==> design.v <==
module and4(in1, in2, out);
	input [3:0] in1, in2;
	output[3:0] out;
	and a1(out[0], in1[0], in2[0]);
	and a2(out[1], in1[1], in2[1]);
	and a3(out[2], in1[2], in2[2]);
	and a4(out[3], in1[3], in2[3]);
endmodule
module and16(in1, in2, out);
	input [15:0] in1, in2;
	output[15:0] out;
	and4 a11(.in1(in1[3:0]), .in2(in2[3:0]), .out(out[3:0]));
	and4 a12(.in1(in1[7:4]), .in2(in2[7:4]), .out(out[7:4]));
	and4 a13(.in1(in1[11:8]), .in2(in2[11:8]), .out(out[11:8]));
	and4 a14(.in1(in1[15:12]), .in2(in2[15:12]), .out(out[15:12]));
endmodule
module or4(in1, in2, out);
	input [3:0] in1, in2;
	output[3:0] out;
	or a1(out[0], in1[0], in2[0]);
	or a2(out[1], in1[1], in2[1]);
	or a3(out[2], in1[2], in2[2]);
	or a4(out[3], in1[3], in2[3]);
endmodule
module or16(in1, in2, out);
	input [15:0] in1, in2;
	output[15:0] out;
	or4 a11(.in1(in1[3:0]), .in2(in2[3:0]), .out(out[3:0]));
	or4 a12(.in1(in1[7:4]), .in2(in2[7:4]), .out(out[7:4]));
	or4 a13(.in1(in1[11:8]), .in2(in2[11:8]), .out(out[11:8]));
	or4 a14(.in1(in1[15:12]), .in2(in2[15:12]), .out(out[15:12]));
endmodule
module complent(in, go, CK, reset, out, busy, fin);
	input  [15:0] in;
	input  go;
	input  CK, reset;
	output reg [15:0] out;
	output reg busy;
	output reg fin;
	reg [15:0] m;
	reg [15:0] o, mm, c;
	always@(posedge CK) begin
		if(reset) begin
			busy <= 1'b0;
			fin  <= 1'b0;
		end
		else begin
			fin <= 1'b0;
			if(busy == 1'b0) begin
				if(go) begin
					o  = 16'hffff ^ in;
					mm = 16'h0001;
					c  = o & mm;
					o  = o ^ mm;
					mm = c << 1;
					out  <= o;
					m    <= mm;
					busy <= 1'b1;
				end
			end
			else if(m == 16'h0000) begin
				busy <= 1'b0;
				fin  <= 1'b1;
			end
			else begin
				out <= out ^ m;
				m   <= (out & m) << 1;
			end
		end
	end
endmodule
module adder(in1, in2, go, CK, reset, out, busy, fin);
	input [15:0] in1, in2;
	input go;
	input CK, reset;
	output reg [15:0] out;
	output reg busy;
	output reg fin;
	reg [15:0] cc;
	reg [15:0] o, c, m;
	always@(posedge CK) begin
		if(reset) begin
			busy <= 1'b0;
			fin  <= 1'b0;
		end
		else begin
			fin <= 1'b0;
			if(busy == 1'b0) begin
				if(go) begin
					o = in1 ^ in2;
					c = in1 & in2;
					c = c << 1;
					if(c == 16'h0000) begin
						busy <= 1'b0;
						fin  <= 1'b1;
					end
					else begin
						m = o & c;
						o = o ^ c;
						c = m << 1;
						busy <= 1'b1;
					end
					out <= o;
					cc  <= c;
				end
			end
			else if(cc == 16'h0000) begin
				busy <= 1'b0;
				fin  <= 1'b1;
			end
			else begin
				out <= out ^ cc;
				cc  <= (out & cc) << 1;
			end
		end
	end
endmodule
module muler(in1, in2, go, CK, reset, out, busy, fin);
	input		[15:0] in1, in2;
	input		go;
	input  		CK, reset;
	output reg	[15:0] out;
	output reg  busy;
	output reg  fin;
	reg[15:0] m1, m2;
	reg[15:0] a1, a2, o;
	always @(posedge CK) begin
		if(reset) begin
			busy <= 1'b0;
			fin  <= 1'b0;
		end
		else begin
			fin <= 1'b0;
			if(busy == 1'b0 && go == 1'b0) begin
			end
			else begin
				if(busy == 1'b0) begin
					a1 = in1;
					a2 = in2;
					o  = 16'h0000;
				end
				else begin
					a1 = m1;
					a2 = m2;
					o  = out;
				end
				if(a2[0] == 1'b1)
					o = o + a1;
				a1 = a1 << 1;
				a2 = a2 >> 1;
				m1  <= a1;
				m2  <= a2;
				out <= o;
				if(a2 == 16'h0000) begin
					busy <= 1'b0;
					fin  <= 1'b1;
				end
				else
					busy <= 1'b1;
			end
		end
	end
endmodule
module diver(in1, in2, go, CK, reset, reminder, quotient, busy, fin);
	input [15:0] in1, in2;
	input go;
	input CK, reset;
	output reg [15:0] reminder, quotient;
	output reg busy;
	output reg fin;
	reg [31:0] m1, m2;
	reg [15:0] divisor;
	reg [4:0]  cnt;
	reg [31:0] t1, t2;
	reg [15:0] d;
	reg [4:0]  n;
	always @(posedge CK) begin
		if(reset) begin
			busy <= 1'b0;
			fin  <= 1'b0;
		end
		else begin
			fin <= 1'b0;
			if(busy == 1'b0 && go == 1'b0) begin
			end
			else begin
				if(busy == 1'b0) begin
					t1 = {16'h0000, in1};
					t2 = {in2, 16'h0000};
					d  = in2;
					n  = 5'b00000;
				end
				else begin
					t1 = m1;
					t2 = m2;
					d  = divisor;
					n  = cnt;
				end
				if(n < 5'b10001) begin
					if(t1[31:16] >= d)
						t1 = t1 - t2 + 1'b1;
					t1 = t1 << 1;
					n  = n + 1'b1;
					busy <= 1'b1;
				end
				else begin
					busy <= 1'b0;
					fin  <= 1'b1;
				end
				if(n == 5'b10000) begin
					if(t1[31:16] >= d)
						t1 = t1 - t2 + 1'b1;
					reminder <= t1[31:16];
					quotient <= t1[15:0];
				end
				m1      <= t1;
				m2      <= t2;
				divisor <= d;
				cnt     <= n;
			end
		end
	end
endmodule
module mux3to8(in, in1, in2, in3, in4, in5, in6, in7, select, out);
	input [15:0] in, in1, in2, in3, in4, in5, in6, in7;
	input [2:0]  select;
	output reg [15:0] out;
	always @(*) begin
		case(select)
			3'b000:out = in;
			3'b001:out = in1;
			3'b010:out = in2;
			3'b011:out = in3;
			3'b100:out = in4;
			3'b101:out = in5;
			3'b110:out = in6;
			3'b111:out = in7;
		endcase
	end
endmodule
module alu16(CK, reset, start, instruction, inputR1, inputR2, outputR, busy, done);
	input [15:0] inputR1, inputR2;
	input [2:0] instruction;
	input CK, reset, start;
	output[15:0] outputR;
	output busy;
	output done;
	reg  [2:0]  op;
	reg  [15:0] out5, out6;
	reg         finL;
	wire [3:0]  busyL;
	wire [3:0]  finU;
	wire        go;
	wire  [15:0] out, out1, out2, out3, out4, and_o, or_o;
	assign go = start & ~busy;
	adder add(
		.in1(inputR1),
		.in2(inputR2),
		.go(go & (instruction == 3'b000)),
		.CK(CK),
		.reset(reset),
		.out(out),
		.busy(busyL[0]),
		.fin(finU[0])
	);
	complent com(
		.in(inputR1),
		.go(go & (instruction == 3'b001)),
		.CK(CK),
		.reset(reset),
		.out(out1),
		.busy(busyL[1]),
		.fin(finU[1])
	);
	muler mul(
		.in1(inputR1),
		.in2(inputR2),
		.go(go & (instruction == 3'b010)),
		.CK(CK),
		.reset(reset),
		.out(out2),
		.busy(busyL[2]),
		.fin(finU[2])
	);
	diver div(
		.in1(inputR1),
		.in2(inputR2),
		.go(go & ((instruction == 3'b011) | (instruction == 3'b100))),
		.CK(CK),
		.reset(reset),
		.reminder(out3),
		.quotient(out4),
		.busy(busyL[3]),
		.fin(finU[3])
	);
	and16 and1(inputR1, inputR2, and_o);
	or16 or1(inputR1, inputR2, or_o);
	mux3to8 outp(
		.in(out),
		.in1(out1),
		.in2(out2),
		.in3(out3),
		.in4(out4),
		.in5(out5),
		.in6(out6),
		.in7(16'h0000),
		.select(op),
		.out(outputR)
	);
	always @(posedge CK) begin
		if(reset) begin
			finL <= 1'b0;
		end
		else begin
			finL <= go & ((instruction == 3'b101) | (instruction == 3'b110) | (instruction == 3'b111));
			if(go) begin
				op   <= instruction;
				out5 <= and_o;
				out6 <= or_o;
			end
		end
	end
	assign busy = busyL[0] | busyL[1] | busyL[2] | busyL[3];
	assign done = finL | finU[0] | finU[1] | finU[2] | finU[3];
endmodule
==> run.sh <==
#!/bin/bash
# the make line also repeats each setting of config.mk as NAME=value (left out here)
make -C /OpenROAD-flow-scripts/flow DESIGN_CONFIG=/design/flow/config.mk WORK_HOME=/design/flow/orfs CLKGATE_MAP_FILE= finish
==> config.mk <==
export PLATFORM = sky130hd
export DESIGN_NAME = alu16
export DESIGN_NICKNAME = alu16
export VERILOG_FILES = /design/flow/design.v
export SDC_FILE = /design/flow/constraint.sdc
export NUM_CORES = 4
export LEC_CHECK = 0
export ABC_AREA = 1
export CAP_MARGIN = 20
export CORE_MARGIN = 2
export CORE_UTILIZATION = 62
export CTS_CLUSTER_DIAMETER = 371
export CTS_CLUSTER_SIZE = 99
export PLACE_DENSITY = 0.36
export SETUP_SLACK_MARGIN = 0.58
export SLEW_MARGIN = 20
==> constraint.sdc <==
create_clock -name core_clock -period 4.09 [get_ports {CK}]
set_input_delay 0.8180 -clock core_clock [delete_from_list [all_inputs] [get_ports {CK}]]
set_output_delay 0.8180 -clock core_clock [all_outputs]
set_load 0.01 [all_outputs]
==> results.json, run 1 <==
{
  "cts.sinks": 269,
  "ys_sh_xor_pct": 1.73,
  "fp_nets": 2841,
  "firstError": "[ERROR GRT-0232] Routing congestion too high. Check the congestion heatmap in the GUI.",
  "aoi_share_pct": 9.54,
  "status": "stopped before the end",
  "yosys-stat-area_sq_um": 20300,
  "die_w_um": 185,
  "synth_flops": 269,
  "synth_top_area_share_pct": 38.5,
  "pin_count": 56,
  "top_logic_kind": "simple AND/OR/NAND/NOR gates",
  "cts_buffers": 6,
  "syn_avg_cell_area_sq_um": 7.92,
  "grt_usage_pct": 76.3,
  "synth_adder_area_share_pct": 15.0,
  "top_cell": "nand2_1",
  "ys_sh_simple_pct": 25.6,
  "async_flop_share_pct": 0,
  "core_sq_um": 32400,
  "cts.htree.levels": 1,
  "yosys.area.top_type": "edfxtp_1",
  "hpwl_mm": 57.5,
  "synth-edff-count": 260,
  "syn_inst": 2561,
  "pre_cts_ws_ps": -2110,
  "ys_types": 53,
  "stop_stage": "global routing",
  "place_congestion": 1.06,
  "ys_cells": 2561,
  "fp_util_pct": 62.7,
  "yosysWarnings": 6,
  "fp.dieH_um": 185,
  "cts-root-buf": "clkbuf_16",
  "cts_buffer_depth": 3,
  "overflow": 90,
  "flop_cell": "edfxtp_1",
  "common_cells": "nand2_1, inv_1, edfxtp_1",
  "synth_area_sq_um": 20300,
  "die_area_sq_um": 34200,
  "port_buffers": 55,
  "mux_share_pct": 0,
  "yosysSeqAreaShare_pct": 39.4,
  "row_count": 66,
  "ys_top_cells_by_area": "edfxtp_1, ha_1, nand2_1"
}
-- through the flow --
step	hold WS [ps]	instance area, sq um	cells	setup TNS (ps)
floorplan	485	20800	2561	-21490
global placement	551	25000	3438	-110210
detailed placement	561	25000	3438	-120490
CTS	624	28200	3535	-42750
-- metal layers --
metal  global-route usage [%]  GRT overflow
met1                     76.0             1
met2                     93.2            52
met3                     59.5             0
met4                     79.7            37
met5                     25.2             0
-- repair_timing --
action / in CTS
hold buffers: 0
endpoints found under the setup margin: 80
pin swaps: 147
gates resized: 492
gates cloned: 4
buffers inserted: 85
==> inputs of run 2 (changes only) <==
Settings changed: CORE_ASPECT_RATIO set to 0.5, CORE_UTILIZATION 62 to 72, CTS_CLUSTER_DIAMETER 371 to 232, CTS_CLUSTER_SIZE 99 to 95, SETUP_SLACK_MARGIN 0.58 to -0.28, TNS_END_PERCENT set to 10.
Clock period 4.09 ns to 2.97 ns, I/O delays scaled along.
==> run 2 against run 1 <==
Net effect:
- the run fails in clock tree synthesis
- die size is 13% lower
- synthesized cell count stayed put
- synthesized area unchanged
==> results.json, run 2 <==
{
  "fp_nets": 2841,
  "hpwl_mm": 62.9,
  "ys_cells": 2561,
  "mux_share_pct": 0,
  "pin_count": 56,
  "place_congestion": 1.22,
  "ys_sh_xor_pct": 1.73,
  "yosys.area.top_type": "edfxtp_1",
  "synth_adder_area_share_pct": 15.0,
  "yosysWarnings": 6,
  "top_cell": "nand2_1",
  "synth_area_sq_um": 20300,
  "firstError": "[ERROR DPL-0038] Utilization greater than 100%, impossible to legalize",
  "ys_top_cells_by_area": "edfxtp_1, ha_1, nand2_1",
  "synth_flops": 269,
  "synth_top_area_share_pct": 38.5,
  "flop_cell": "edfxtp_1",
  "die_w_um": 241,
  "fp_util_pct": 73.2,
  "syn_inst": 2561,
  "async_flop_share_pct": 0,
  "syn_avg_cell_area_sq_um": 7.92,
  "pre_cts_ws_ps": -3090,
  "top_logic_kind": "simple AND/OR/NAND/NOR gates",
  "row_count": 43,
  "yosysSeqAreaShare_pct": 39.4,
  "die_area_sq_um": 29600,
  "synth-edff-count": 260,
  "status": "stopped before the end",
  "fp.dieH_um": 123,
  "ys_types": 53,
  "placedCellCount": 3438,
  "common_cells": "nand2_1, inv_1, edfxtp_1",
  "core_sq_um": 27700,
  "dpl_cell_area_sq_um": 25400,
  "stop_stage": "clock tree synthesis",
  "yosys-stat-area_sq_um": 20300,
  "ys_sh_simple_pct": 25.6,
  "port_buffers": 55,
  "aoi_share_pct": 9.54
}
run 2: through the flow:
stage,hold WS [ps],util (%)
after detailed placement,577,91.6
after floorplan,485,-
after global placement,540,91.6
==> inputs of run 3 (changes only) <==
Settings changed: CORE_ASPECT_RATIO 0.5 to not set, CORE_UTILIZATION 72 to 64, CTS_CLUSTER_DIAMETER 232 to 400, CTS_CLUSTER_SIZE 95 to 98, PLACE_DENSITY 0.36 to 0.78, SETUP_SLACK_MARGIN -0.28 to not set, TNS_END_PERCENT 10 to not set.
Clock period 2.97 ns to 4.26 ns, I/O delays scaled along.
==> run 3 against run 2 <==
Net effect:
- the flow stops in global routing
- synthesized area is the same
- die size grew 12%
- synthesized cell count is the same
==> results.json, run 3 <==
{
  "ys_sh_simple_pct": 25.6,
  "pin_count": 56,
  "yosysSeqAreaShare_pct": 39.4,
  "grt_usage_pct": 76.2,
  "ys_types": 53,
  "port_buffers": 55,
  "ctsHoldBuffers": 0,
  "cts-root-buf": "clkbuf_16",
  "yosys-stat-area_sq_um": 20300,
  "fp.dieH_um": 182,
  "async_flop_share_pct": 0,
  "row_count": 65,
  "aoi_share_pct": 9.54,
  "common_cells": "nand2_1, inv_1, edfxtp_1",
  "die_w_um": 182,
  "core_sq_um": 31400,
  "top_cell": "nand2_1",
  "yosysWarnings": 6,
  "cts.sinks": 269,
  "flop_cell": "edfxtp_1",
  "overflow": 250,
  "syn_avg_cell_area_sq_um": 7.92,
  "ys_cells": 2561,
  "cts_buffers": 6,
  "synth_top_area_share_pct": 38.5,
  "status": "stopped before the end",
  "cts_buffer_depth": 3,
  "synth_adder_area_share_pct": 15.0,
  "yosys.area.top_type": "edfxtp_1",
  "stop_stage": "global routing",
  "mux_share_pct": 0,
  "die_area_sq_um": 33100,
  "cts.htree.levels": 1,
  "syn_inst": 2561,
  "hpwl_mm": 56.4,
  "synth-edff-count": 260,
  "synth_area_sq_um": 20300,
  "ys_top_cells_by_area": "edfxtp_1, ha_1, nand2_1",
  "place_congestion": 1.04,
  "top_logic_kind": "simple AND/OR/NAND/NOR gates",
  "ys_sh_xor_pct": 1.73,
  "synth_flops": 269,
  "firstError": "[ERROR GRT-0232] Routing congestion too high. Check the congestion heatmap in the GUI.",
  "fp_util_pct": 64.6,
  "fp_nets": 2841
}
run 3: timing repair:
| item | CTS |
|---|---|
| gates resized | 400 |
| endpoints found under the setup margin | 64 |
| buffers inserted | 52 |
| pin swaps | 100 |
| gates cloned | 5 |
run 3: per-stage QoR:
stage | setup slack, ps | cell area [sq um] | utilization, % | instances | setup TNS (ps)
after global placement | -1650 | 24900 | 79.5 | 3394 | -97320
after CTS | -629 | 27400 | 87.2 | 3459 | -33070
after floorplan | -396 | 20800 | - | 2561 | -10910
after detailed placement | -1790 | 24900 | 79.5 | 3394 | -103100
run 3: layer usage:
metal	GRT overflow	track usage, %
met4	116	78.6
met1	0	74.9
met5	2	17.2
met3	8	60.6
met2	124	94.7
==> inputs of run 4 (changes only) <==
Settings changed: CELL_PAD_IN_SITES_DETAIL_PLACEMENT set to 0, CELL_PAD_IN_SITES_GLOBAL_PLACEMENT set to 1, CORE_ASPECT_RATIO set to 1.55, CORE_MARGIN 2 to 5, CORE_UTILIZATION 64 to 58, CTS_CLUSTER_DIAMETER 400 to not set, CTS_CLUSTER_SIZE 98 to 46, GPL_ROUTABILITY_DRIVEN set to 0, GPL_TIMING_DRIVEN set to 0, HOLD_SLACK_MARGIN set to 0.16, MAX_ROUTING_LAYER set to met4, MIN_ROUTING_LAYER set to met1, PLACE_DENSITY 0.78 to not set, PLACE_DENSITY_LB_ADDON set to 0.19, SETUP_SLACK_MARGIN set to 1.36, SLEW_MARGIN 20 to 35, TNS_END_PERCENT set to 40.
Clock period 4.26 ns to 5.17 ns, I/O delays scaled along.
==> run 4 against run 3 <==
Net effect:
- now fails the layout checks on negative setup slack
- synthesized cell count did not move
- synthesized area unchanged
- die size increased by 17%
==> results.json, run 4 <==
{
  "yosys-stat-area_sq_um": 20300,
  "swShare_pct": 38.1,
  "r2r-end": "div.m1[24]",
  "setup_slack_ps": -314,
  "p_leak_nw": 12.1,
  "via_count": 20540,
  "core_sq_um": 34700,
  "cts-root-buf": "clkbuf_16",
  "min_to": "com.fin",
  "grt_max_degree": 33,
  "grt_pass1_wl_mm": 115,
  "routed_wl_mm": 81.2,
  "p_seq_w": 0.00257,
  "post-route-period-util_pct": 106,
  "ys_types": 53,
  "slowest_stage": "dlygate4sd2_1",
  "crit_path_start_kind": "input port",
  "final_util_pct": 77.9,
  "overflow": 0,
  "p_int_w": 0.00541,
  "yosys.area.top_type": "edfxtp_1",
  "crit_start": "inputR1[1]",
  "rr_startpoint": "div.busy",
  "status": "finished with violations",
  "min_period_ps": 5480,
  "cap_violations": 0,
  "ys_sh_simple_pct": 25.6,
  "fp_util_pct": 58.5,
  "endpoint": "div.m1[24]",
  "syn_avg_cell_area_sq_um": 7.92,
  "synth_adder_area_share_pct": 15.0,
  "cts_buffers": 27,
  "grt_pass1_vias": 20144,
  "synth-edff-count": 260,
  "die_area_sq_um": 38900,
  "hpwl_mm": 57.6,
  "total_power_w": 0.00875,
  "top_cell": "nand2_1",
  "max-slew-margin-rel_pct": 45.7,
  "fp.dieH_um": 243,
  "finClkSkew_ps": 29.1,
  "path_clk_slew_ps": 60,
  "endpoint_kind": "register",
  "finalHoldViolations": 0,
  "wl_per_cell_um": 25.0,
  "drc": 0,
  "cp_top_family": "simple AND/OR/NAND/NOR gates",
  "hold_class": "reg -> reg",
  "drv_slew": 0,
  "slowest_delay_ps": 600,
  "critPathBufInv": 7,
  "async_flop_share_pct": 0,
  "crit_top_cell": "nand2_4",
  "placedCellCount": 3058,
  "synth_area_sq_um": 20300,
  "ys_top_cells_by_area": "edfxtp_1, ha_1, nand2_1",
  "critical_path_depth": 34,
  "aoi_share_pct": 9.54,
  "firstDrtPassIters": 6,
  "die_w_um": 160,
  "ys_cells": 2561,
  "antenna_found_initial": 0,
  "synth_flops": 269,
  "drt_iter0_markers": 2065,
  "synth_top_area_share_pct": 38.5,
  "yosysSeqAreaShare_pct": 39.4,
  "common_cells": "nand2_1, inv_1, edfxtp_1",
  "worstMarginPinSlew_ps": 815,
  "clockPowerShare_pct": 23.8,
  "fmax_mhz": 182,
  "cts_tree": "yes",
  "grt_usage_pct": 39.6,
  "vdd_drop_max_uv": 244,
  "instances_no_fill": 3244,
  "port_buffers": 54,
  "violations": "negative setup slack",
  "power_leader": "combinational cells",
  "cts_buffer_depth": 3,
  "p_clk_w": 0.00208,
  "syn_inst": 2561,
  "power_density_nw_per_um2": 324,
  "ys_sh_xor_pct": 1.73,
  "reg2reg_slack_ps": -310,
  "p_sw_w": 0.00333,
  "rsz0062_at_grt": "true",
  "yosysWarnings": 6,
  "hp-start": "com.busy",
  "ctsHoldBuffers": 0,
  "top_logic_kind": "simple AND/OR/NAND/NOR gates",
  "flop_cell": "edfxtp_1",
  "crit_fanout": 5,
  "warning_count": 47,
  "clkLatencyLatePin_ps": 570,
  "comb_power_share_pct": 46.8,
  "setup_violations": 33,
  "viasPerCell": 6.33,
  "reg2reg_depth": 40,
  "cts.sinks": 269,
  "row_count": 85,
  "final_nets": 3070,
  "path_class": "in -> reg",
  "cts.htree.levels": 1,
  "crit_required_ps": 5480,
  "critPathArrivalTime_ps": 5790,
  "area_growth_pct": 33.2,
  "route.antenna.remaining_nets": 0,
  "num_antenna_cells": 0,
  "fp_nets": 2841,
  "mux_share_pct": 0,
  "hold-path-cell-count": 2,
  "pin_count": 56,
  "combinationalPower_w": 0.00410,
  "finalSetupTns_ps": -3860,
  "power_frac_seq_pct": 29.4
}
-- run 4: per-layer routing --
layer  vias to the layer above  track usage [%]  share of wire (%)
met2                      1340             67.1                 49
li1                       9062                -                  -
met1                      9568             38.5                 31
met5                         -                -                  0
met3                       570             6.23                8.2
met4                         0             35.8                 12
-- run 4: per-stage QoR --
stage	worst slack [ps]	hold WS, ps	area [sq um]
detailed placement	-1970	548	22100
finish	-314	563	27000
CTS	73.3	564	25700
global placement	-1800	543	21900
global route	-447	599	27000
floorplan	471	485	20800
-- run 4: repair_timing --
item | 4_1_cts | 5_1_grt
resized | 452 | 216
setup buffers | 90 | 41
cloned | 2 | 4
pin swaps | 102 | 81
endpoints found under the setup margin | 80 | 82
-- run 4: cell type report --
class,instances,area (sq um)
Tap cell,435,544
Buffer,78,628
Inverter,367,1410
Multi-Input combinational cell,1847,13600
Clock inverter,13,185
Clock buffer,35,726
Sequential cell,269,7990
Timing Repair Buffer,200,1910
Fill cell,2252,7660
==> inputs of run 5 (changes only) <==
Settings changed: CELL_PAD_IN_SITES_DETAIL_PLACEMENT 0 to not set, CELL_PAD_IN_SITES_GLOBAL_PLACEMENT 1 to not set, CORE_ASPECT_RATIO 1.55 to not set, CORE_MARGIN 5 to 2, CORE_UTILIZATION 58 to 68, CTS_CLUSTER_DIAMETER set to 371, CTS_CLUSTER_SIZE 46 to 99, GPL_ROUTABILITY_DRIVEN 0 to not set, GPL_TIMING_DRIVEN 0 to not set, HOLD_SLACK_MARGIN 0.16 to not set, MAX_ROUTING_LAYER met4 to not set, MIN_ROUTING_LAYER met1 to not set, PLACE_DENSITY set to 0.36, PLACE_DENSITY_LB_ADDON 0.19 to not set, SETUP_SLACK_MARGIN 1.36 to 0.53, SLEW_MARGIN 35 to 20, TNS_END_PERCENT 40 to 5.
Clock period 5.17 ns to 4.1 ns, I/O delays scaled along.
==> run 5 against run 4 <==
Net effect:
- the flow now stops in global routing
- die size is 20% lower
- synthesized area unchanged
- synthesized cell count stayed put
==> results.json, run 5 <==
{
  "mux_share_pct": 0,
  "pin_count": 56,
  "cts_buffers": 6,
  "fp_util_pct": 68.8,
  "ys_types": 53,
  "cts.sinks": 269,
  "yosysWarnings": 6,
  "cts_buffer_depth": 3,
  "syn_inst": 2561,
  "port_buffers": 55,
  "grt_usage_pct": 67.1,
  "die_w_um": 177,
  "fp.dieH_um": 177,
  "status": "stopped before the end",
  "async_flop_share_pct": 0,
  "ys_cells": 2561,
  "die_area_sq_um": 31200,
  "cts-root-buf": "clkbuf_16",
  "hpwl_mm": 56.4,
  "row_count": 63,
  "flop_cell": "edfxtp_1",
  "synth_flops": 269,
  "ys_sh_xor_pct": 1.73,
  "fp_nets": 2841,
  "ys_sh_simple_pct": 25.6,
  "synth_area_sq_um": 20300,
  "synth-edff-count": 260,
  "aoi_share_pct": 9.54,
  "overflow": 8,
  "yosys-stat-area_sq_um": 20300,
  "firstError": "[ERROR GRT-0232] Routing congestion too high. Check the congestion heatmap in the GUI.",
  "top_cell": "nand2_1",
  "synth_adder_area_share_pct": 15.0,
  "synth_top_area_share_pct": 38.5,
  "ys_top_cells_by_area": "edfxtp_1, ha_1, nand2_1",
  "yosysSeqAreaShare_pct": 39.4,
  "yosys.area.top_type": "edfxtp_1",
  "stop_stage": "global routing",
  "top_logic_kind": "simple AND/OR/NAND/NOR gates",
  "common_cells": "nand2_1, inv_1, edfxtp_1",
  "cts.htree.levels": 1,
  "place_congestion": 1.12,
  "core_sq_um": 29500,
  "syn_avg_cell_area_sq_um": 7.92
}
[run 5: stage by stage]
| step | setup WS, ps | std cells | total power, W | area [sq um] | setup TNS (ps) |
|---|---|---|---|---|---|
| CTS | -977 | 3378 | 0.00895 | 25900 | -56320 |
| detailed placement | -1960 | 3360 | 0.00739 | 24600 | -109420 |
| global placement | -1890 | 3360 | 0.00724 | 24600 | -101920 |
| floorplan | -560 | 2561 | 0.00546 | 20600 | -25420 |
[run 5: per-layer routing]
layer,GRT usage (%),overflow
met4,64.5,5
met5,10.6,0
met3,44.6,0
met2,88.8,3
met1,69.0,0
[run 5: what timing repair did]
action / 4_1_cts
hold buffers: 0
gates resized: 232
buffers inserted: 8
cloned: 2
setup endpoints to repair: 80
pin swaps: 59
==> inputs of run 6 (changes only) <==
Settings changed: ABC_AREA 1 to not set, CORE_UTILIZATION 68 to 37, CTS_CLUSTER_DIAMETER 371 to not set, CTS_CLUSTER_SIZE 99 to not set, PLACE_DENSITY 0.36 to not set, SETUP_SLACK_MARGIN 0.53 to not set, TNS_END_PERCENT 5 to not set.
Clock period 4.1 ns to 8.86 ns, I/O delays scaled along.
==> run 6 against run 5 <==
Net effect:
- now clean on timing, DRC and antenna
- synthesized cell count decreased by 26%
- die size rose by 71%
- synthesized area shrank 6.2%
==> results.json, run 6 <==
{
  "ys_sh_simple_pct": 12.1,
  "mux_share_pct": 6.96,
  "common_cells": "edfxtp_1, ha_1, nand2_1",
  "area_growth_pct": 12.9,
  "min_to": "div.m2[0]",
  "fp_util_pct": 37.3,
  "p_seq_w": 0.00148,
  "cts.sinks": 269,
  "drv_slew": 0,
  "crit_required_ps": 9180,
  "critical_path_depth": 26,
  "r2r-end": "div.reminder[14]",
  "hold_class": "reg -> reg",
  "wl_per_cell_um": 21.7,
  "place_congestion": 0.955,
  "synth-edff-count": 260,
  "n_fill_cell": 4941,
  "cts_tree": "yes",
  "finalSetupTns_ps": 0,
  "p_int_w": 0.00262,
  "yosysSeqAreaShare_pct": 42.0,
  "status": "finished clean",
  "rsz0062_at_grt": "false",
  "slowest_delay_ps": 620,
  "cap_violations": 0,
  "yosys-stat-area_sq_um": 19000,
  "port_buffers": 55,
  "comb_power_share_pct": 24.1,
  "ctsHoldBuffers": 0,
  "viasPerCell": 5.50,
  "flop_cell": "edfxtp_1",
  "synth_area_sq_um": 19000,
  "grt_usage_pct": 21.3,
  "final_nets": 2221,
  "cts_buffer_depth": 3,
  "ys_sh_xor_pct": 3.36,
  "path_clk_slew_ps": 60,
  "cts-root-buf": "clkbuf_16",
  "cp_top_family": "AND-OR/OR-AND gates",
  "cts_setup_buffers": 0,
  "reg2reg_slack_ps": 1600,
  "hpwl_mm": 44.0,
  "row_count": 83,
  "syn_avg_cell_area_sq_um": 10.0,
  "top_cell": "edfxtp_1",
  "die_area_sq_um": 53300,
  "crit_start": "inputR1[13]",
  "routed_wl_mm": 57.4,
  "crit_path_start_kind": "input port",
  "die_w_um": 231,
  "setup_violations": 0,
  "slowest_stage": "clkdlybuf4s50_1",
  "rr_startpoint": "div.busy",
  "drc": 0,
  "syn_inst": 1895,
  "grt_pass1_vias": 14077,
  "via_count": 14545,
  "ys_types": 78,
  "power_density_nw_per_um2": 173,
  "p_clk_w": 0.00135,
  "grt_pass1_wl_mm": 86.4,
  "min_period_ps": 8220,
  "power_leader": "sequential cells",
  "combinationalPower_w": 0.000898,
  "drt_iter0_markers": 1069,
  "post-route-period-util_pct": 92.8,
  "p_leak_nw": 8.91,
  "finalHoldViolations": 0,
  "clkLatencyLatePin_ps": 580,
  "yosysWarnings": 6,
  "pin_count": 56,
  "overflow": 0,
  "clockPowerShare_pct": 36.2,
  "power_frac_seq_pct": 39.7,
  "endpoint_kind": "register",
  "vdd_drop_max_uv": 146,
  "yosys.area.top_type": "edfxtp_1",
  "placedCellCount": 2588,
  "max-slew-margin-rel_pct": 34.6,
  "p_sw_w": 0.00110,
  "synth_adder_area_share_pct": 16.0,
  "hp-start": "div.m2[0]",
  "top_logic_kind": "adder cells",
  "async_flop_share_pct": 0,
  "grt_max_degree": 77,
  "endpoint": "div.reminder[14]",
  "cts.htree.levels": 1,
  "antenna_found_initial": 3,
  "cts_buffers": 31,
  "critPathArrivalTime_ps": 8540,
  "reg2reg_depth": 25,
  "fp.dieH_um": 231,
  "path_class": "in -> reg",
  "fmax_mhz": 122,
  "hold-path-cell-count": 1,
  "crit_top_cell": "a21oi_1",
  "ys_top_cells_by_area": "edfxtp_1, ha_1, mux2i_1",
  "warning_count": 43,
  "synth_flops": 269,
  "swShare_pct": 29.7,
  "firstDrtPassIters": 6,
  "aoi_share_pct": 14.7,
  "ys_cells": 1895,
  "route.antenna.remaining_nets": 0,
  "cts_resized": 0,
  "fp_nets": 2175,
  "instances_no_fill": 2644,
  "crit_fanout": 7,
  "worstMarginPinSlew_ps": 981,
  "finClkSkew_ps": 12.9,
  "core_sq_um": 51100,
  "synth_top_area_share_pct": 41.0,
  "critPathBufInv": 2
}
run 6: metrics by stage:
step / worst slack [ps] / total power (W) / cell area, sq um / hold slack [ps] / util [%]
3_5_place_dp: 105 / 0.00239 / 20400 / 551 / 40.0
5_1_grt: 48.1 / 0.00388 / 21500 / 600 / 42.0
3_3_place_gp: 116 / 0.00237 / 20400 / 541 / 40.0
4_1_cts: 691 / 0.00374 / 21500 / 566 / 42.0
6_report: 641 / 0.00372 / 21500 / 565 / 42.0
2_1_floorplan: 1970 / 0.00212 / 19000 / 522 / -
run 6: cell type report:
cell class	instances	area [sq um]	share of cell area, %
multi-input combinational	1388	10200	47.3
inverter	164	617	2.87
antenna	1	2.50	0.0117
timing repair buffer	87	816	3.80
clock buffer	33	783	3.65
clock inverter	22	259	1.21
tap	680	851	3.96
sequential	269	7990	37.2
run 6: per-layer routing:
metal  global-route usage, %  vias to the layer above  share of wire, %
li1                        -                     6974                 -
met1                    28.4                     7033                45
met2                    35.4                      443                46
met3                    2.56                       91               5.5
met4                    8.02                        4               4.0
met5                       0                        -             0.047
==> inputs of run 7 (changes only) <==
Settings changed: CORE_UTILIZATION 37 to 58, SETUP_SLACK_MARGIN set to 1.2.
Clock period 8.86 ns to 4.14 ns, I/O delays scaled along.
==> run 7 against run 6 <==
Net effect:
- the run now fails in global routing
- synthesized cell count did not move
- synthesized area did not move
- die size fell by 36%
==> results.json, run 7 <==
{
  "firstError": "[ERROR GRT-0232] Routing congestion too high. Check the congestion heatmap in the GUI.",
  "yosys.area.top_type": "edfxtp_1",
  "cts.htree.levels": 1,
  "synth_area_sq_um": 19000,
  "top_cell": "edfxtp_1",
  "syn_avg_cell_area_sq_um": 10.0,
  "top_logic_kind": "adder cells",
  "core_sq_um": 32500,
  "synth_adder_area_share_pct": 16.0,
  "cts_buffers": 31,
  "async_flop_share_pct": 0,
  "status": "stopped before the end",
  "synth-edff-count": 260,
  "pin_count": 56,
  "aoi_share_pct": 14.7,
  "stop_stage": "global routing",
  "port_buffers": 55,
  "flop_cell": "edfxtp_1",
  "place_congestion": 0.997,
  "ys_types": 78,
  "ys_top_cells_by_area": "edfxtp_1, ha_1, mux2i_1",
  "ctsHoldBuffers": 0,
  "yosys-stat-area_sq_um": 19000,
  "cts_buffer_depth": 3,
  "yosysWarnings": 6,
  "hpwl_mm": 47.9,
  "ys_cells": 1895,
  "fp_util_pct": 58.6,
  "ys_sh_xor_pct": 3.36,
  "pre_cts_ws_ps": -2920,
  "row_count": 66,
  "fp.dieH_um": 185,
  "synth_top_area_share_pct": 41.0,
  "overflow": 347,
  "mux_share_pct": 6.96,
  "cts-root-buf": "clkbuf_16",
  "placedCellCount": 2751,
  "fp_nets": 2175,
  "dpl_cell_area_sq_um": 23800,
  "grt_usage_pct": 81.1,
  "cts.sinks": 269,
  "ys_sh_simple_pct": 12.1,
  "common_cells": "edfxtp_1, ha_1, nand2_1",
  "synth_flops": 269,
  "die_area_sq_um": 34300,
  "syn_inst": 1895,
  "yosysSeqAreaShare_pct": 42.0,
  "die_w_um": 185
}
==> run 7: timing repair <==
action	CTS
setup endpoints to repair	311
buffers inserted	258
cloned	10
pin swaps	133
gates resized	585
==> run 7: per-layer routing <==
metal / GRT overflow / GRT usage, %
met5: 0 / 34.1
met4: 158 / 86.5
met3: 7 / 66.4
met2: 180 / 97.2
met1: 2 / 78.8
==> run 7: through the flow <==
| step | hold slack [ps] | power (W) | TNS, ps |
|---|---|---|---|
| floorplan | 516 | 0.00467 | -71140 |
| global placement | 541 | 0.00572 | -157780 |
| detailed placement | 548 | 0.00579 | -161000 |
| CTS | 568 | 0.00948 | -93390 |
==> inputs of run 8 (changes only) <==
Settings changed: CORE_UTILIZATION 58 to 40, SETUP_SLACK_MARGIN 1.2 to 0.29.
Clock period 4.14 ns to 7.37 ns, I/O delays scaled along.
==> run 8 against run 7 <==
Net effect:
- now clean on timing, DRC and antenna
- synthesized area did not move
- die size increased by 44%
- synthesized cell count unchanged
==> results.json, run 8 <==
{
  "core_sq_um": 46800,
  "min_to": "mul.out[14]",
  "syn_inst": 1895,
  "wl_per_cell_um": 21.1,
  "fp_nets": 2175,
  "synth_flops": 269,
  "p_sw_w": 0.00138,
  "post-route-period-util_pct": 92.8,
  "async_flop_share_pct": 0,
  "yosys.area.top_type": "edfxtp_1",
  "power_leader": "sequential cells",
  "rsz0062_at_grt": "true",
  "endpoint": "div.reminder[6]",
  "grt_max_degree": 61,
  "instances_no_fill": 2799,
  "drc": 0,
  "mux_share_pct": 6.96,
  "clkLatencyLatePin_ps": 570,
  "total_power_w": 0.00469,
  "rr_startpoint": "div.busy",
  "synth_top_area_share_pct": 41.0,
  "reg2reg_slack_ps": 710,
  "fp.dieH_um": 222,
  "power_density_nw_per_um2": 201,
  "yosysSeqAreaShare_pct": 42.0,
  "min_period_ps": 6840,
  "crit_required_ps": 7690,
  "ys_sh_xor_pct": 3.36,
  "critical_path_depth": 26,
  "drv_slew": 0,
  "max-slew-margin-rel_pct": 31.3,
  "warning_count": 44,
  "common_cells": "edfxtp_1, ha_1, nand2_1",
  "ctsHoldBuffers": 0,
  "cts_tree": "yes",
  "cp_top_family": "AND-OR/OR-AND gates",
  "cts.sinks": 269,
  "hp-start": "mul.out[14]",
  "die_w_um": 222,
  "crit_path_start_kind": "input port",
  "ys_top_cells_by_area": "edfxtp_1, ha_1, mux2i_1",
  "die_area_sq_um": 49300,
  "cap_violations": 0,
  "path_class": "in -> reg",
  "status": "finished clean",
  "synth_area_sq_um": 19000,
  "route.antenna.remaining_nets": 0,
  "finalHoldViolations": 0,
  "crit_fanout": 15,
  "row_count": 79,
  "top_logic_kind": "adder cells",
  "final_nets": 2450,
  "synth_adder_area_share_pct": 16.0,
  "grt_usage_pct": 23.7,
  "viasPerCell": 5.41,
  "p_leak_nw": 10.1,
  "fin_hold_ws_ps": 571,
  "hold_class": "reg -> reg",
  "crit_start": "inputR2[3]",
  "cts-root-buf": "clkbuf_16",
  "slowest_delay_ps": 550,
  "r2r-end": "div.reminder[6]",
  "place_congestion": 0.918,
  "placedCellCount": 2741,
  "finClkSkew_ps": 14.4,
  "pin_count": 56,
  "port_buffers": 55,
  "hpwl_mm": 46.5,
  "fmax_mhz": 146,
  "ys_types": 78,
  "critPathBufInv": 5,
  "critPathArrivalTime_ps": 7150,
  "routed_wl_mm": 58.9,
  "overflow": 0,
  "syn_avg_cell_area_sq_um": 10.0,
  "comb_power_share_pct": 28.3,
  "aoi_share_pct": 14.7,
  "yosys-stat-area_sq_um": 19000,
  "drt_iter0_markers": 1077,
  "area_growth_pct": 22.8,
  "worstMarginPinSlew_ps": 1020,
  "antenna_found_initial": 1,
  "clockPowerShare_pct": 33.8,
  "yosysWarnings": 6,
  "top_cell": "edfxtp_1",
  "cts_buffer_depth": 3,
  "p_int_w": 0.00331,
  "power_frac_seq_pct": 37.9,
  "flop_cell": "edfxtp_1",
  "fp_util_pct": 40.7,
  "hold-path-cell-count": 2,
  "grt_pass1_wl_mm": 90.3,
  "num_antenna_cells": 0,
  "combinationalPower_w": 0.00133,
  "cts_buffers": 31,
  "synth-edff-count": 260,
  "path_clk_slew_ps": 60,
  "cts.htree.levels": 1,
  "slowest_stage": "clkdlybuf4s50_1",
  "ys_sh_simple_pct": 12.1,
  "ys_cells": 1895,
  "endpoint_kind": "register",
  "swShare_pct": 29.4,
  "grt_pass1_vias": 15042,
  "via_count": 15147,
  "setup_violations": 0,
  "vdd_drop_max_uv": 138,
  "reg2reg_depth": 25,
  "p_seq_w": 0.00178,
  "p_clk_w": 0.00159,
  "firstDrtPassIters": 6
}
-- run 8: cell type report --
cell class                 count  area [sq um]
clock buffer                  42           827
inverter                     164           617
clock inverter                13           191
fill                        4313         23400
tap                          607           759
timing repair buffer         316          2620
multi-input combinational   1388         10400
sequential                   269          7990
-- run 8: what timing repair did --
action                                  in CTS  in global routing
endpoints found under the hold margin        0                  0
cloned                                       0                  0
gates resized                                8                 60
setup buffers                                0                  3
pin swaps                                    0                 12
endpoints found under the setup margin      16                 63
-- run 8: through the flow --
stage	setup WS, ps	TNS (ps)	utilization [%]	instance area, sq um
after floorplan	655	0	-	19000
after global placement	-499	-8040	47.3	22100
after detailed placement	-556	-11330	47.3	22100
after CTS	324	0	49.5	23100
after global routing	277	0	50.0	23400
final	532	0	50.0	23400
-- run 8: layer usage --
| layer | wire [um] | global-route usage [%] |
|---|---|---|
| met1 | 27000 | 33.0 |
| met2 | 26900 | 38.8 |
| met3 | 3040 | 2.07 |
| met4 | 2030 | 8.52 |
| met5 | 0 | 0 |
==> inputs of run 9 (changes only) <==
Settings changed: ABC_AREA set to 1, CAP_MARGIN 20 to 25, CELL_PAD_IN_SITES_DETAIL_PLACEMENT set to 2, CELL_PAD_IN_SITES_GLOBAL_PLACEMENT set to 1, CORE_MARGIN 2 to 5, CORE_UTILIZATION 40 to 50, CTS_CLUSTER_SIZE set to 90, HOLD_SLACK_MARGIN set to -0.04, MAX_ROUTING_LAYER set to met4, MIN_ROUTING_LAYER set to met1, PLACE_DENSITY_LB_ADDON set to 0.17, SETUP_SLACK_MARGIN 0.29 to 1.02, SLEW_MARGIN 20 to 40, TNS_END_PERCENT set to 55.
Clock period 7.37 ns to 7.5 ns, I/O delays scaled along.
==> run 9 against run 8 <==
Net effect:
- the run now fails in detailed placement
- die size decreased by 9.4%
- synthesized cell count increased by 35%
- synthesized area increased by 6.6%
==> results.json, run 9 <==
{
  "flop_cell": "edfxtp_1",
  "core_sq_um": 39900,
  "pin_count": 56,
  "status": "stopped before the end",
  "fp.dieH_um": 211,
  "syn_avg_cell_area_sq_um": 7.92,
  "yosysWarnings": 6,
  "top_logic_kind": "simple AND/OR/NAND/NOR gates",
  "ys_types": 53,
  "firstError": "[ERROR DPL-0033] detailed placement checks failed during check placement.",
  "top_cell": "nand2_1",
  "row_count": 73,
  "async_flop_share_pct": 0,
  "place_congestion": 1.03,
  "fp_nets": 2841,
  "synth_top_area_share_pct": 38.5,
  "stop_stage": "detailed placement",
  "common_cells": "nand2_1, inv_1, edfxtp_1",
  "die_area_sq_um": 44700,
  "yosys.area.top_type": "edfxtp_1",
  "synth_area_sq_um": 20300,
  "aoi_share_pct": 9.54,
  "yosysSeqAreaShare_pct": 39.4,
  "synth_adder_area_share_pct": 15.0,
  "ys_top_cells_by_area": "edfxtp_1, ha_1, nand2_1",
  "syn_inst": 2561,
  "yosys-stat-area_sq_um": 20300,
  "ys_sh_xor_pct": 1.73,
  "ys_sh_simple_pct": 25.6,
  "synth_flops": 269,
  "mux_share_pct": 0,
  "ys_cells": 2561,
  "port_buffers": 55,
  "fp_util_pct": 50.8,
  "die_w_um": 211,
  "synth-edff-count": 260
}
## run 9: through the flow
step,std cells,TNS (ps)
global placement,3135,-14.6
floorplan,2561,0
==> inputs of run 10 (changes only) <==
Settings changed: ABC_AREA 1 to not set, CAP_MARGIN 25 to 20, CELL_PAD_IN_SITES_DETAIL_PLACEMENT 2 to not set, CELL_PAD_IN_SITES_GLOBAL_PLACEMENT 1 to not set, CORE_MARGIN 5 to 2, CORE_UTILIZATION 50 to 70, CTS_CLUSTER_SIZE 90 to 14, HOLD_SLACK_MARGIN -0.04 to not set, MIN_ROUTING_LAYER met1 to not set, PLACE_DENSITY_LB_ADDON 0.17 to 0.06, SETUP_SLACK_MARGIN 1.02 to 1.58, SLEW_MARGIN 40 to 20, TNS_END_PERCENT 55 to not set.
Clock period 7.5 ns to 5.51 ns, I/O delays scaled along.
==> run 10 against run 9 <==
Net effect:
- the run fails in clock tree synthesis
- die size decreased by 36%
- synthesized cell count decreased by 26%
- synthesized area fell by 6.2%
==> results.json, run 10 <==
{
  "async_flop_share_pct": 0,
  "firstError": "[ERROR DPL-0038] Utilization greater than 100%, impossible to legalize",
  "port_buffers": 55,
  "top_cell": "edfxtp_1",
  "ys_types": 78,
  "ys_top_cells_by_area": "edfxtp_1, ha_1, mux2i_1",
  "fp_util_pct": 71.0,
  "die_area_sq_um": 28500,
  "status": "stopped before the end",
  "top_logic_kind": "adder cells",
  "row_count": 60,
  "yosys.area.top_type": "edfxtp_1",
  "synth-edff-count": 260,
  "fp_nets": 2175,
  "ys_sh_simple_pct": 12.1,
  "syn_avg_cell_area_sq_um": 10.0,
  "synth_top_area_share_pct": 41.0,
  "common_cells": "edfxtp_1, ha_1, nand2_1",
  "ys_cells": 1895,
  "die_w_um": 169,
  "stop_stage": "clock tree synthesis",
  "mux_share_pct": 6.96,
  "aoi_share_pct": 14.7,
  "yosys-stat-area_sq_um": 19000,
  "ys_sh_xor_pct": 3.36,
  "pin_count": 56,
  "synth_adder_area_share_pct": 16.0,
  "synth_area_sq_um": 19000,
  "fp.dieH_um": 169,
  "core_sq_um": 26800,
  "flop_cell": "edfxtp_1",
  "yosysWarnings": 6,
  "hpwl_mm": 49.0,
  "dpl_cell_area_sq_um": 23100,
  "syn_inst": 1895,
  "synth_flops": 269,
  "place_congestion": 1.08,
  "yosysSeqAreaShare_pct": 42.0
}
[run 10: stage by stage]
| step | setup WS, ps | power [W] | TNS [ps] | cells | hold slack [ps] |
|---|---|---|---|---|---|
| detailed placement | -1690 | 0.00432 | -83450 | 2596 | 547 |
| floorplan | -378 | 0.00348 | -5840 | 1895 | 522 |
| global placement | -1610 | 0.00423 | -73890 | 2596 | 542 |
==> inputs of run 11 (changes only) <==
Settings changed: ABC_AREA set to 1, CORE_UTILIZATION 70 to 52, CTS_CLUSTER_SIZE 14 to not set, MAX_ROUTING_LAYER met4 to not set, PLACE_DENSITY_LB_ADDON 0.06 to not set, SETUP_SLACK_MARGIN 1.58 to not set.
Clock period 5.51 ns to 4.65 ns, I/O delays scaled along.
==> run 11 against run 10 <==
Net effect:
- now fails the layout checks on negative setup slack
- die size grew 42%
- synthesized area rose by 6.6%
- synthesized cell count grew 35%
==> results.json, run 11 <==
{
  "p_leak_nw": 14.2,
  "crit_required_ps": 5010,
  "fin_hold_ws_ps": 581,
  "ys_sh_simple_pct": 25.6,
  "fp_util_pct": 52.6,
  "crit_path_start_kind": "register",
  "critPathBufInv": 8,
  "yosys-stat-area_sq_um": 20300,
  "overflow": 0,
  "hpwl_mm": 55.3,
  "synth_area_sq_um": 20300,
  "yosysSeqAreaShare_pct": 39.4,
  "cts.sinks": 269,
  "viasPerCell": 5.85,
  "path_class": "reg -> reg",
  "worstMarginPinSlew_ps": 1080,
  "critPathArrivalTime_ps": 5740,
  "ys_types": 53,
  "violations": "negative setup slack",
  "vdd_drop_max_uv": 320,
  "firstDrtPassIters": 8,
  "reg2reg_depth": 33,
  "reg2reg_slack_ps": -730,
  "final_nets": 3437,
  "finClkSkew_ps": 19.5,
  "synth_top_area_share_pct": 38.5,
  "p_int_w": 0.00676,
  "warning_count": 46,
  "setup_slack_ps": -731,
  "total_power_w": 0.0109,
  "drv_slew": 0,
  "combinationalPower_w": 0.00568,
  "grt_pass1_vias": 20665,
  "area_growth_pct": 49.0,
  "grt_usage_pct": 37.3,
  "cap_violations": 0,
  "fmax_mhz": 186,
  "cts_tree": "yes",
  "p_sw_w": 0.00413,
  "power_frac_seq_pct": 26.3,
  "slowest_stage": "dfxtp_4",
  "critical_path_depth": 33,
  "p_seq_w": 0.00286,
  "via_count": 21657,
  "power_density_nw_per_um2": 360,
  "rr_startpoint": "div.busy",
  "hp-start": "mul.m2[2]",
  "max-slew-margin-rel_pct": 28.0,
  "syn_inst": 2561,
  "synth_flops": 269,
  "ys_sh_xor_pct": 1.73,
  "cts_buffer_depth": 3,
  "synth-edff-count": 260,
  "syn_avg_cell_area_sq_um": 7.92,
  "common_cells": "nand2_1, inv_1, edfxtp_1",
  "clockPowerShare_pct": 21.6,
  "wl_per_cell_um": 22.5,
  "finalHoldViolations": 0,
  "slowest_delay_ps": 400,
  "route.antenna.remaining_nets": 0,
  "yosys.area.top_type": "edfxtp_1",
  "aoi_share_pct": 9.54,
  "routed_wl_mm": 83.2,
  "num_antenna_cells": 0,
  "grt_max_degree": 87,
  "p_clk_w": 0.00235,
  "status": "finished with violations",
  "min_to": "mul.m2[1]",
  "comb_power_share_pct": 52.1,
  "cts-root-buf": "clkbuf_16",
  "rsz0062_at_grt": "true",
  "hold-path-cell-count": 2,
  "endpoint_kind": "register",
  "cp_top_family": "simple AND/OR/NAND/NOR gates",
  "top_cell": "nand2_1",
  "crit_top_cell": "nand2_1",
  "ys_top_cells_by_area": "edfxtp_1, ha_1, nand2_1",
  "fp.dieH_um": 202,
  "setup_violations": 64,
  "port_buffers": 55,
  "hold_class": "reg -> reg",
  "row_count": 72,
  "min_period_ps": 5380,
  "grt_pass1_wl_mm": 116,
  "die_area_sq_um": 40600,
  "drc": 0,
  "mux_share_pct": 0,
  "core_sq_um": 38600,
  "ys_cells": 2561,
  "cts_buffers": 31,
  "flop_cell": "edfxtp_1",
  "r2r-end": "div.m1[19]",
  "crit_start": "div.busy",
  "post-route-period-util_pct": 116,
  "clkLatencyLatePin_ps": 600,
  "place_congestion": 1.01,
  "power_leader": "combinational cells",
  "path_clk_slew_ps": 80,
  "crit_fanout": 5,
  "top_logic_kind": "simple AND/OR/NAND/NOR gates",
  "antenna_found_initial": 2,
  "drt_iter0_markers": 2284,
  "endpoint": "div.m1[19]",
  "cts.htree.levels": 1,
  "pin_count": 56,
  "swShare_pct": 37.9,
  "fp_nets": 2841,
  "die_w_um": 202,
  "async_flop_share_pct": 0,
  "synth_adder_area_share_pct": 15.0,
  "yosysWarnings": 6
}
run 11: timing repair:
item                                    in CTS  in global routing
resized                                    428                312
buffers inserted                           110                 67
endpoints found under the setup margin      64                 64
cloned                                       4                  3
hold buffers                                 0                  0
pin swaps                                  115                195
run 11: per-layer routing:
layer	part of all wire [%]	routed length, um	vias up	track usage (%)
li1	-	-	9806	-
met1	36	30300	10208	45.6
met2	47	38900	1254	63.9
met3	9.2	7670	387	5.38
met4	7.6	6320	2	20.1
met5	0.016	13	-	0
run 11: area by class of cell:
type,instances,area [sq um]
multi-input cells,1847,13800
flip-flops and latches,269,7990
inverters,367,1410
repair inverters,1,7.51
well taps,518,648
clock buffers,40,810
repair buffers,640,5400
fillers,2526,8330
clock inverters,18,123
run 11: through the flow:
step / util, % / setup TNS, ps / cells / setup WS, ps / cell area, sq um
6_report: 78.4 / -31410 / 3700 / -731 / 30200
5_1_grt: 78.4 / -40230 / 3700 / -837 / 30200
4_1_cts: 73.7 / -14480 / 3632 / -332 / 28400
3_5_place_dp: 63.9 / -88340 / 3460 / -1620 / 24600
3_3_place_gp: 63.9 / -82090 / 3460 / -1510 / 24600
2_1_floorplan: - / -84.6 / 2561 / -43.3 / 20600
==> inputs of run 12 (changes only) <==
Settings changed: ABC_AREA 1 to not set, CORE_UTILIZATION 52 to 72, CTS_CLUSTER_DIAMETER set to 191, CTS_CLUSTER_SIZE set to 97, PLACE_DENSITY set to 0.39, TNS_END_PERCENT set to 5.
Clock period 4.65 ns to 4.31 ns, I/O delays scaled along.
==> run 12 against run 11 <==
Net effect:
- the flow now stops in global routing
- synthesized area shrank 6.2%
- synthesized cell count shrank 26%
- die size shrank 32%
==> results.json, run 12 <==
{
  "pre_cts_ws_ps": -2730,
  "cts_buffers": 6,
  "synth_top_area_share_pct": 41.0,
  "ys_cells": 1895,
  "yosysSeqAreaShare_pct": 42.0,
  "yosys.area.top_type": "edfxtp_1",
  "firstError": "[ERROR GRT-0116] Global routing finished with congestion. Check the congestion regions in the DRC Viewer.",
  "yosysWarnings": 6,
  "mux_share_pct": 6.96,
  "flop_cell": "edfxtp_1",
  "overflow": 14,
  "port_buffers": 55,
  "cts.sinks": 269,
  "synth_flops": 269,
  "syn_inst": 1895,
  "async_flop_share_pct": 0,
  "cts.htree.levels": 1,
  "grt_usage_pct": 67.0,
  "core_sq_um": 26000,
  "synth_area_sq_um": 19000,
  "yosys-stat-area_sq_um": 19000,
  "ys_sh_xor_pct": 3.36,
  "aoi_share_pct": 14.7,
  "status": "stopped before the end",
  "syn_avg_cell_area_sq_um": 10.0,
  "fp_util_pct": 73.2,
  "ys_types": 78,
  "pin_count": 56,
  "place_congestion": 1.00,
  "top_logic_kind": "adder cells",
  "synth-edff-count": 260,
  "row_count": 59,
  "ys_sh_simple_pct": 12.1,
  "cts_buffer_depth": 3,
  "fp.dieH_um": 167,
  "die_area_sq_um": 27800,
  "common_cells": "edfxtp_1, ha_1, nand2_1",
  "stop_stage": "global routing",
  "die_w_um": 167,
  "hpwl_mm": 51.4,
  "ctsHoldBuffers": 0,
  "fp_nets": 2175,
  "ys_top_cells_by_area": "edfxtp_1, ha_1, mux2i_1",
  "synth_adder_area_share_pct": 16.0,
  "top_cell": "edfxtp_1",
  "cts-root-buf": "clkbuf_16"
}
[run 12: metrics by stage]
stage	cell area, sq um	instances	hold slack (ps)	power [W]	util [%]
floorplan	19300	1895	522	0.00442	-
global placement	23300	2637	545	0.00538	89.5
detailed placement	23300	2637	554	0.00553	89.5
CTS	24400	2720	617	0.00675	93.7
[run 12: routing by layer]
layer / overflow / track usage [%]
met3: 2 / 43.4
met2: 4 / 90.1
met4: 7 / 68.0
met1: 1 / 66.8
met5: 0 / 12.3
[run 12: what timing repair did]
action / 4_1_cts
pin swaps: 38
buffers inserted: 73
hold endpoints to repair: 0
setup endpoints to repair: 64
cloned: 2
gates resized: 80
==> inputs of run 13 (changes only) <==
Settings changed: ABC_AREA set to 1, CELL_PAD_IN_SITES_DETAIL_PLACEMENT set to 2, CELL_PAD_IN_SITES_GLOBAL_PLACEMENT set to 1, CORE_ASPECT_RATIO set to 1.55, CORE_MARGIN 2 to 5, CORE_UTILIZATION 72 to 58, CTS_CLUSTER_DIAMETER 191 to not set, CTS_CLUSTER_SIZE 97 to 46, GPL_ROUTABILITY_DRIVEN set to 0, GPL_TIMING_DRIVEN set to 0, HOLD_SLACK_MARGIN set to 0.16, MAX_ROUTING_LAYER set to met4, MIN_ROUTING_LAYER set to met1, PLACE_DENSITY 0.39 to not set, PLACE_DENSITY_LB_ADDON set to 0.11, SETUP_SLACK_MARGIN set to 1.36, SLEW_MARGIN 20 to 35, TNS_END_PERCENT 5 to 40.
Clock period 4.31 ns to 5.53 ns, I/O delays scaled along.
==> run 13 against run 12 <==
Net effect:
- the run fails in detailed placement
- synthesized cell count up 35%
- synthesized area is 6.6% higher
- die size up 40%
==> results.json, run 13 <==
{
  "synth_adder_area_share_pct": 15.0,
  "mux_share_pct": 0,
  "syn_avg_cell_area_sq_um": 7.92,
  "fp_util_pct": 58.5,
  "ys_sh_xor_pct": 1.73,
  "synth_flops": 269,
  "aoi_share_pct": 9.54,
  "ys_sh_simple_pct": 25.6,
  "fp.dieH_um": 243,
  "syn_inst": 2561,
  "synth_top_area_share_pct": 38.5,
  "ys_top_cells_by_area": "edfxtp_1, ha_1, nand2_1",
  "yosysWarnings": 6,
  "common_cells": "nand2_1, inv_1, edfxtp_1",
  "flop_cell": "edfxtp_1",
  "pin_count": 56,
  "yosys.area.top_type": "edfxtp_1",
  "firstError": "[ERROR DPL-0033] detailed placement checks failed during check placement.",
  "top_cell": "nand2_1",
  "synth-edff-count": 260,
  "yosys-stat-area_sq_um": 20300,
  "die_w_um": 160,
  "async_flop_share_pct": 0,
  "ys_cells": 2561,
  "row_count": 85,
  "synth_area_sq_um": 20300,
  "stop_stage": "detailed placement",
  "die_area_sq_um": 38900,
  "yosysSeqAreaShare_pct": 39.4,
  "port_buffers": 54,
  "ys_types": 53,
  "fp_nets": 2841,
  "core_sq_um": 34700,
  "top_logic_kind": "simple AND/OR/NAND/NOR gates",
  "status": "stopped before the end"
}
-- run 13: through the flow --
stage                   power (W)  setup TNS, ps  hold WS (ps)  cell area (sq um)
after floorplan           0.00408              0           485              20700
after global placement    0.00474         -79890           537              21800
==> inputs of run 14 (changes only) <==
Settings changed: ABC_AREA 1 to not set, CAP_MARGIN 20 to 30, CELL_PAD_IN_SITES_GLOBAL_PLACEMENT 1 to 3, CORE_ASPECT_RATIO 1.55 to not set, CORE_MARGIN 5 to 2, CORE_UTILIZATION 58 to 50, CTS_CLUSTER_DIAMETER set to 264, CTS_CLUSTER_SIZE 46 to 85, GPL_ROUTABILITY_DRIVEN 0 to not set, GPL_TIMING_DRIVEN 0 to not set, HOLD_SLACK_MARGIN 0.16 to 0.29, MIN_ROUTING_LAYER met1 to not set, PLACE_DENSITY_LB_ADDON 0.11 to not set, SETUP_SLACK_MARGIN 1.36 to -0.29, SLEW_MARGIN 35 to 30, TNS_END_PERCENT 40 to not set.
Clock period 5.53 ns to 5.05 ns, I/O delays scaled along.
==> run 14 against run 13 <==
Net effect:
- the flow stops in global placement without I/O
- die size rose by 1.9%
- synthesized area fell by 6.2%
- synthesized cell count is 26% lower
==> results.json, run 14 <==
{
  "synth-edff-count": 260,
  "ys_sh_xor_pct": 3.36,
  "mux_share_pct": 6.96,
  "top_cell": "edfxtp_1",
  "die_w_um": 199,
  "ys_sh_simple_pct": 12.1,
  "core_sq_um": 37600,
  "fp_nets": 2175,
  "yosysSeqAreaShare_pct": 42.0,
  "synth_flops": 269,
  "common_cells": "edfxtp_1, ha_1, nand2_1",
  "stop_stage": "global placement without I/O",
  "synth_area_sq_um": 19000,
  "yosys-stat-area_sq_um": 19000,
  "aoi_share_pct": 14.7,
  "ys_types": 78,
  "fp.dieH_um": 199,
  "yosysWarnings": 6,
  "synth_top_area_share_pct": 41.0,
  "flop_cell": "edfxtp_1",
  "die_area_sq_um": 39600,
  "synth_adder_area_share_pct": 16.0,
  "syn_inst": 1895,
  "fp_util_pct": 50.7,
  "ys_cells": 1895,
  "row_count": 71,
  "syn_avg_cell_area_sq_um": 10.0,
  "ys_top_cells_by_area": "edfxtp_1, ha_1, mux2i_1",
  "top_logic_kind": "adder cells",
  "yosys.area.top_type": "edfxtp_1",
  "status": "stopped before the end",
  "async_flop_share_pct": 0,
  "firstError": "[ERROR GPL-0301] Utilization 100.135 % exceeds 100%."
}
==> inputs of run 15 (changes only) <==
Settings changed: ABC_AREA set to 1, CAP_MARGIN 30 to 20, CELL_PAD_IN_SITES_DETAIL_PLACEMENT 2 to 0, CELL_PAD_IN_SITES_GLOBAL_PLACEMENT 3 to 0, CORE_UTILIZATION 50 to 61, CTS_CLUSTER_DIAMETER 264 to not set, CTS_CLUSTER_SIZE 85 to 15, GPL_ROUTABILITY_DRIVEN set to 1, HOLD_SLACK_MARGIN 0.29 to not set, MIN_ROUTING_LAYER set to met1, PLACE_DENSITY_LB_ADDON set to 0.16, SETUP_SLACK_MARGIN -0.29 to not set.
Clock period 5.05 ns to 4.12 ns, I/O delays scaled along.
==> run 15 against run 14 <==
Net effect:
- the run fails in global routing
- die size is 12% lower
- synthesized cell count increased by 35%
- synthesized area rose by 6.6%
==> results.json, run 15 <==
{
  "hpwl_mm": 57.4,
  "synth_top_area_share_pct": 38.5,
  "ys_sh_xor_pct": 1.73,
  "synth_adder_area_share_pct": 15.0,
  "synth_flops": 269,
  "yosys-stat-area_sq_um": 20300,
  "mux_share_pct": 0,
  "cts.htree.levels": 1,
  "async_flop_share_pct": 0,
  "grt_usage_pct": 71.5,
  "fp.dieH_um": 186,
  "firstError": "[ERROR GRT-0232] Routing congestion too high. Check the congestion heatmap in the GUI.",
  "overflow": 55,
  "cts_buffer_depth": 3,
  "fp_util_pct": 62.2,
  "synth_area_sq_um": 20300,
  "syn_inst": 2561,
  "dpl_cell_area_sq_um": 25000,
  "cts_buffers": 31,
  "ys_cells": 2561,
  "stop_stage": "global routing",
  "yosys.area.top_type": "edfxtp_1",
  "cts-root-buf": "clkbuf_16",
  "ys_types": 53,
  "die_w_um": 186,
  "cts.sinks": 269,
  "die_area_sq_um": 34700,
  "row_count": 66,
  "place_congestion": 1.08,
  "aoi_share_pct": 9.54,
  "flop_cell": "edfxtp_1",
  "common_cells": "nand2_1, inv_1, edfxtp_1",
  "status": "stopped before the end",
  "pre_cts_ws_ps": -1930,
  "ys_top_cells_by_area": "edfxtp_1, ha_1, nand2_1",
  "syn_avg_cell_area_sq_um": 7.92,
  "fp_nets": 2841,
  "top_logic_kind": "simple AND/OR/NAND/NOR gates",
  "port_buffers": 55,
  "yosysWarnings": 6,
  "pin_count": 56,
  "yosysSeqAreaShare_pct": 39.4,
  "synth-edff-count": 260,
  "ys_sh_simple_pct": 25.6,
  "top_cell": "nand2_1",
  "core_sq_um": 32600,
  "ctsHoldBuffers": 0
}
-- run 15: per-stage QoR --
| stage | utilization (%) | instances | power [W] |
|---|---|---|---|
| after detailed placement | 76.6 | 3438 | 0.00750 |
| after global placement | 76.6 | 3438 | 0.00737 |
| after CTS | 87.4 | 3561 | 0.0113 |
| after floorplan | - | 2561 | 0.00555 |
-- run 15: per-layer routing --
metal,GRT overflow,global-route usage [%]
met1,0,71.8
met2,28,90.5
met3,3,46.5
met4,24,71.0
met5,-,-
-- run 15: timing repair --
action / 4_1_cts
gates resized: 425
setup endpoints to repair: 64
buffers inserted: 62
gates cloned: 6
pin swaps: 110
==> inputs of run 16 (changes only) <==
Settings changed: ABC_AREA 1 to not set, CELL_PAD_IN_SITES_DETAIL_PLACEMENT 0 to not set, CELL_PAD_IN_SITES_GLOBAL_PLACEMENT 0 to not set, CORE_UTILIZATION 61 to 72, CTS_CLUSTER_SIZE 15 to 34, GPL_ROUTABILITY_DRIVEN 1 to not set, MAX_ROUTING_LAYER met4 to not set, MIN_ROUTING_LAYER met1 to not set, PLACE_DENSITY_LB_ADDON 0.16 to not set, SETUP_SLACK_MARGIN set to 1.15, SLEW_MARGIN 30 to 20.
Clock period 4.12 ns to 6.89 ns, I/O delays scaled along.
==> run 16 against run 15 <==
Net effect:
- the flow stops in clock tree synthesis
- synthesized cell count decreased by 26%
- die size decreased by 20%
- synthesized area decreased by 6.2%
==> results.json, run 16 <==
{
  "mux_share_pct": 6.96,
  "top_logic_kind": "adder cells",
  "flop_cell": "edfxtp_1",
  "yosys-stat-area_sq_um": 19000,
  "pre_cts_ws_ps": -461,
  "fp_nets": 2175,
  "ys_types": 78,
  "die_w_um": 167,
  "common_cells": "edfxtp_1, ha_1, nand2_1",
  "stop_stage": "clock tree synthesis",
  "core_sq_um": 26000,
  "yosysWarnings": 6,
  "synth_area_sq_um": 19000,
  "fp_util_pct": 73.2,
  "fp.dieH_um": 167,
  "ys_sh_simple_pct": 12.1,
  "place_congestion": 0.989,
  "syn_inst": 1895,
  "status": "stopped before the end",
  "dpl_cell_area_sq_um": 22300,
  "yosys.area.top_type": "edfxtp_1",
  "yosysSeqAreaShare_pct": 42.0,
  "pin_count": 56,
  "firstError": "[ERROR DPL-0038] Utilization greater than 100%, impossible to legalize",
  "synth_adder_area_share_pct": 16.0,
  "port_buffers": 55,
  "synth_top_area_share_pct": 41.0,
  "ys_sh_xor_pct": 3.36,
  "async_flop_share_pct": 0,
  "ys_top_cells_by_area": "edfxtp_1, ha_1, mux2i_1",
  "hpwl_mm": 48.1,
  "ys_cells": 1895,
  "row_count": 59,
  "synth_flops": 269,
  "synth-edff-count": 260,
  "top_cell": "edfxtp_1",
  "die_area_sq_um": 27800,
  "aoi_share_pct": 14.7,
  "syn_avg_cell_area_sq_um": 10.0
}
[run 16: metrics by stage]
| step | total power (W) | TNS, ps | hold WS (ps) | instances |
|---|---|---|---|---|
| after floorplan | 0.00276 | 0 | 522 | 1895 |
| after global placement | 0.00332 | -6160 | 542 | 2514 |
| after detailed placement | 0.00339 | -13180 | 546 | 2514 |
Power figures rest on the tool's default switching activity, not on a simulated workload.
